== try-pepper ==
==> flow/design.v (excerpt) <==
module cache (
    input   logic           i_hclk,
    input   logic           i_hnreset,
    input   logic           i_hsel_m,
    input   logic   [31:0]  i_haddr_m,
    input   logic           i_hwrite_m,
    input   logic   [ 2:0]  i_hsize_m,
    input   logic   [ 2:0]  i_hburst_m,
    input   logic   [ 3:0]  i_hprot_m,
    input   logic   [ 1:0]  i_htrans_m,
    input   logic           i_hmastlock_m,
    input   logic           i_hready_m,
    input   logic   [31:0]  i_hwdata_m,
    output  logic           o_hready_m,
    output  logic           o_hresp_m,
    output  logic   [31:0]  o_hrdata_m,
    input   logic           i_nbypass,
    input   logic   [31:0]  i_climit,
    input   logic           i_d_cache_en,
    output  logic           o_hsel_sl,
    output  logic           o_hready_i_sl,
    output  logic   [31:0]  o_haddr_sl,
    output  logic           o_hwrite_sl,
    output  logic   [2:0]   o_hsize_sl,
    output  logic   [1:0]   o_htrans_sl,
    output  logic   [31:0]  o_hwdata_sl,
    input   logic   [31:0]  i_hrdata_sl,
    input   logic           i_hready_o_sl,
    input   logic           i_hresp_sl,
    output  logic           o_mem_en,
    output  logic           o_mem_we,
    output  logic   [7:0]   o_mem_addr,
    output  logic   [31:0]  o_mem_wdata,
    input   logic   [31:0]  i_mem_rdata
  ...
Size in the first run: ~3200 cells after synthesis, roughly 330 I/O pins, roughly 22000 µm² of cells after synthesis.
==> flow/config.mk <==
export PLATFORM = sky130hd
export DESIGN_NAME = cache
export DESIGN_NICKNAME = cache
export VERILOG_FILES = /design/flow/design.v
export SDC_FILE = /design/flow/constraint.sdc
export NUM_CORES = 4
export LEC_CHECK = 0
export ABC_AREA = 1
export CAP_MARGIN = 20
export CORE_MARGIN = 2
export CORE_UTILIZATION = 63
export CTS_CLUSTER_DIAMETER = 357
export CTS_CLUSTER_SIZE = 100
export HOLD_SLACK_MARGIN = 0.26
export PLACE_DENSITY = 0.42
export SETUP_SLACK_MARGIN = 0.7
export SLEW_MARGIN = 20
export TNS_END_PERCENT = 20
==> flow/constraint.sdc <==
create_clock -name core_clock -period 5.48 [get_ports {i_hclk}]
set_input_delay 1.0960 -clock core_clock [delete_from_list [all_inputs] [get_ports {i_hclk}]]
set_output_delay 1.0960 -clock core_clock [all_outputs]
set_load 0.01 [all_outputs]
run.sh (not shown) runs the stock make flow with config.mk's settings and CLKGATE_MAP_FILE=.
The log for try-pepper ends in global routing (5_1_grt) with error GRT-0232, so the run never completed.
Relative to try-pepper, the following input files were edited for try-indigo:
Settings: CORE_UTILIZATION changed from 63 to 59; PLACE_DENSITY removed (was 0.42); CTS_CLUSTER_SIZE removed (was 100); CTS_CLUSTER_DIAMETER removed (was 357); TNS_END_PERCENT removed (was 20); HOLD_SLACK_MARGIN removed (was 0.26); ABC_AREA removed (was 1); SETUP_SLACK_MARGIN changed from 0.7 to 1.77; the clock period (ns, I/O delays scaled along) changed from 5.48 to 6.81.
### Flow results
- try-indigo: flow complete, layout not clean; failing: setup timing
- global routing (5_1_grt): try-pepper exited with error
- Taking try-indigo over try-pepper, the die area ratio works out to 1.10.
- From try-pepper to try-indigo the numbers moved as follows: maximum buffer depth of the clock tree held; pre-CTS setup slack went up 0.15 ns.
- Compared with try-pepper, in try-indigo half-perimeter wire length after detailed placement climbed 19 mm, effective utilization at floorplan dropped 4.5 points.

* * *

== run A ==
cache again, from the RTL that the note above started with.
make LEC_CHECK=0 CAP_MARGIN=20 CELL_PAD_IN_SITES_DETAIL_PLACEMENT=1 CELL_PAD_IN_SITES_GLOBAL_PLACEMENT=3 CORE_MARGIN=10 CORE_UTILIZATION=37 GPL_ROUTABILITY_DRIVEN=0 HOLD_SLACK_MARGIN=0.11 PLACE_DENSITY_LB_ADDON=0.17 SLEW_MARGIN=20 finish   # period 7.88 ns
Status run A: flow complete, layout not clean - negative setup slack
Input changes introduced in run B (baseline for comparison: run A):
# run A
export LEC_CHECK = 0
export CAP_MARGIN = 20
export CELL_PAD_IN_SITES_DETAIL_PLACEMENT = 1
export CELL_PAD_IN_SITES_GLOBAL_PLACEMENT = 3
export CORE_MARGIN = 10
export CORE_UTILIZATION = 37
export GPL_ROUTABILITY_DRIVEN = 0
export HOLD_SLACK_MARGIN = 0.11
export PLACE_DENSITY_LB_ADDON = 0.17
export SLEW_MARGIN = 20
create_clock -name core_clock -period 7.88 [get_ports {i_hclk}]
# run B
export LEC_CHECK = 0
export CAP_MARGIN = 20
export CORE_MARGIN = 2
export CORE_UTILIZATION = 40
export PLACE_DENSITY = 0.6
export SLEW_MARGIN = 20
create_clock -name core_clock -period 12.0 [get_ports {i_hclk}]
### Flow results
Run B went all the way through synthesis, placement and routing and the layout is clean on timing, DRC and antenna. [compare] base=run A new=run B: clock network contribution to total cell area went up by 0.49 points; count of clock-buffer cells in the layout -4; die size down 18%; area growth from synthesis to final layout went down by 14 points; first-pass GRT wire length decreased by 12% relative to the old numbers. Run A → run B: power lower, cell area lower. Run B reports its start point of the critical path as i_haddr_m[27] while run A reports i_haddr_m[7].
> inputs changed (run B -> run C)
# run B
export LEC_CHECK = 0
export CAP_MARGIN = 20
export CORE_MARGIN = 2
export CORE_UTILIZATION = 40
export PLACE_DENSITY = 0.6
export SLEW_MARGIN = 20
create_clock -name core_clock -period 12.0 [get_ports {i_hclk}]
# run C
export LEC_CHECK = 0
export CAP_MARGIN = 20
export CORE_MARGIN = 2
export CORE_UTILIZATION = 40
export PLACE_DENSITY = 0.6
export SLEW_MARGIN = 20
create_clock -name core_clock -period 8.24 [get_ports {i_hclk}]
Run B reached the final stage; the timing, DRC and antenna checks on its layout passed. The layout from run C, despite a flow that completed every stage, fails the layout checks, with the failing checks listed as negative setup slack. Compared run C vs run B, and number of antenna repair diodes is up in run C. The met3 wire length of run C exceeds that of run B by 5.9%. Going from run B to run C, routed metal-1 wire length grows by 3.7%. Any difference in clock latency on the worst-skew pair between run C and run B is small enough to ignore. Run C vs run B on design area: run C is the higher one. According to the power report, total power for run C is higher than for run B. The met1 track utilization from global routing number comes out higher for run C vs run B. Looking only at area growth from synthesis to layout, and setting everything else aside, the higher value of run C and run B goes to run C. Global-route usage is higher on run C. Taking run B as the reference, in run C worst setup slack for register-to-register paths has decreased; routed wire length increased 5.0%.
What run D does differently from run C at the input level:
# run C
export LEC_CHECK = 0
export CAP_MARGIN = 20
export CORE_MARGIN = 2
export CORE_UTILIZATION = 40
export PLACE_DENSITY = 0.6
export SLEW_MARGIN = 20
create_clock -name core_clock -period 8.24 [get_ports {i_hclk}]
# run D
export LEC_CHECK = 0
export CAP_MARGIN = 20
export CORE_MARGIN = 2
export CORE_UTILIZATION = 58
export CTS_CLUSTER_DIAMETER = 40
export SETUP_SLACK_MARGIN = 1.33
export SLEW_MARGIN = 20
create_clock -name core_clock -period 6.58 [get_ports {i_hclk}]
## What came out
Not one of run D and run C finished clean. For run D, the flow was terminated by a tool error in global routing and produced no final design. Lower routability congestion estimate from global placement among run D and run C: run C. On post-placement worst setup slack, run C beats run D. Looking only at overall die area, and setting everything else aside, the higher value of run D and run C goes to run C. Higher effective utilization at floorplan goes to run D over run C. There was hardly any difference in yosys cell count between run D and run C. Row total half-perimeter wirelength after legalization and detailed placement: run D higher / run C lower. Summary of run D over run C: number of instances in the synthesized netlist was more or less identical; total clock buffers created by CTS shows an increase of 9; core outline area decreased about 30%; height of the die dropped about 17%.
## Diff of input files: run E against run D
# run D
export LEC_CHECK = 0
export CAP_MARGIN = 20
export CORE_MARGIN = 2
export CORE_UTILIZATION = 58
export CTS_CLUSTER_DIAMETER = 40
export SETUP_SLACK_MARGIN = 1.33
export SLEW_MARGIN = 20
create_clock -name core_clock -period 6.58 [get_ports {i_hclk}]
# run E
export LEC_CHECK = 0
export CAP_MARGIN = 20
export CORE_MARGIN = 2
export CORE_UTILIZATION = 40
export PLACE_DENSITY = 0.6
export SLEW_MARGIN = 20
create_clock -name core_clock -period 11.9 [get_ports {i_hclk}]
Notes after the runs:
- From run D to run E the numbers moved as follows: total placed cells including tap cells went down; number of storage elements in the synthesis netlist did not really move; number of cells upsized or downsized after cts went down; complex-gate fraction of the synthesized area did not really move.
- Comparing run D and run E, the lower total half-perimeter wirelength after legalization and detailed placement was measured on run E.
- Between run D and run E, the number of different library cells in the post-synthesis netlist does not differ in any meaningful way.
- Synthesized netlist cell count: run D vs run E identical
- Summary — number of rows in the core area, run E relative to run D: higher, by 15.
- Run E improves on run D in pre-CTS setup slack.
- Run D has higher final estimated routing congestion in global placement than run E.
- Status: mapped cell area parity (run E, run D)
- Of run D and run E, only run D never reached the final stage.
Power and IR drop assume default switching activity.
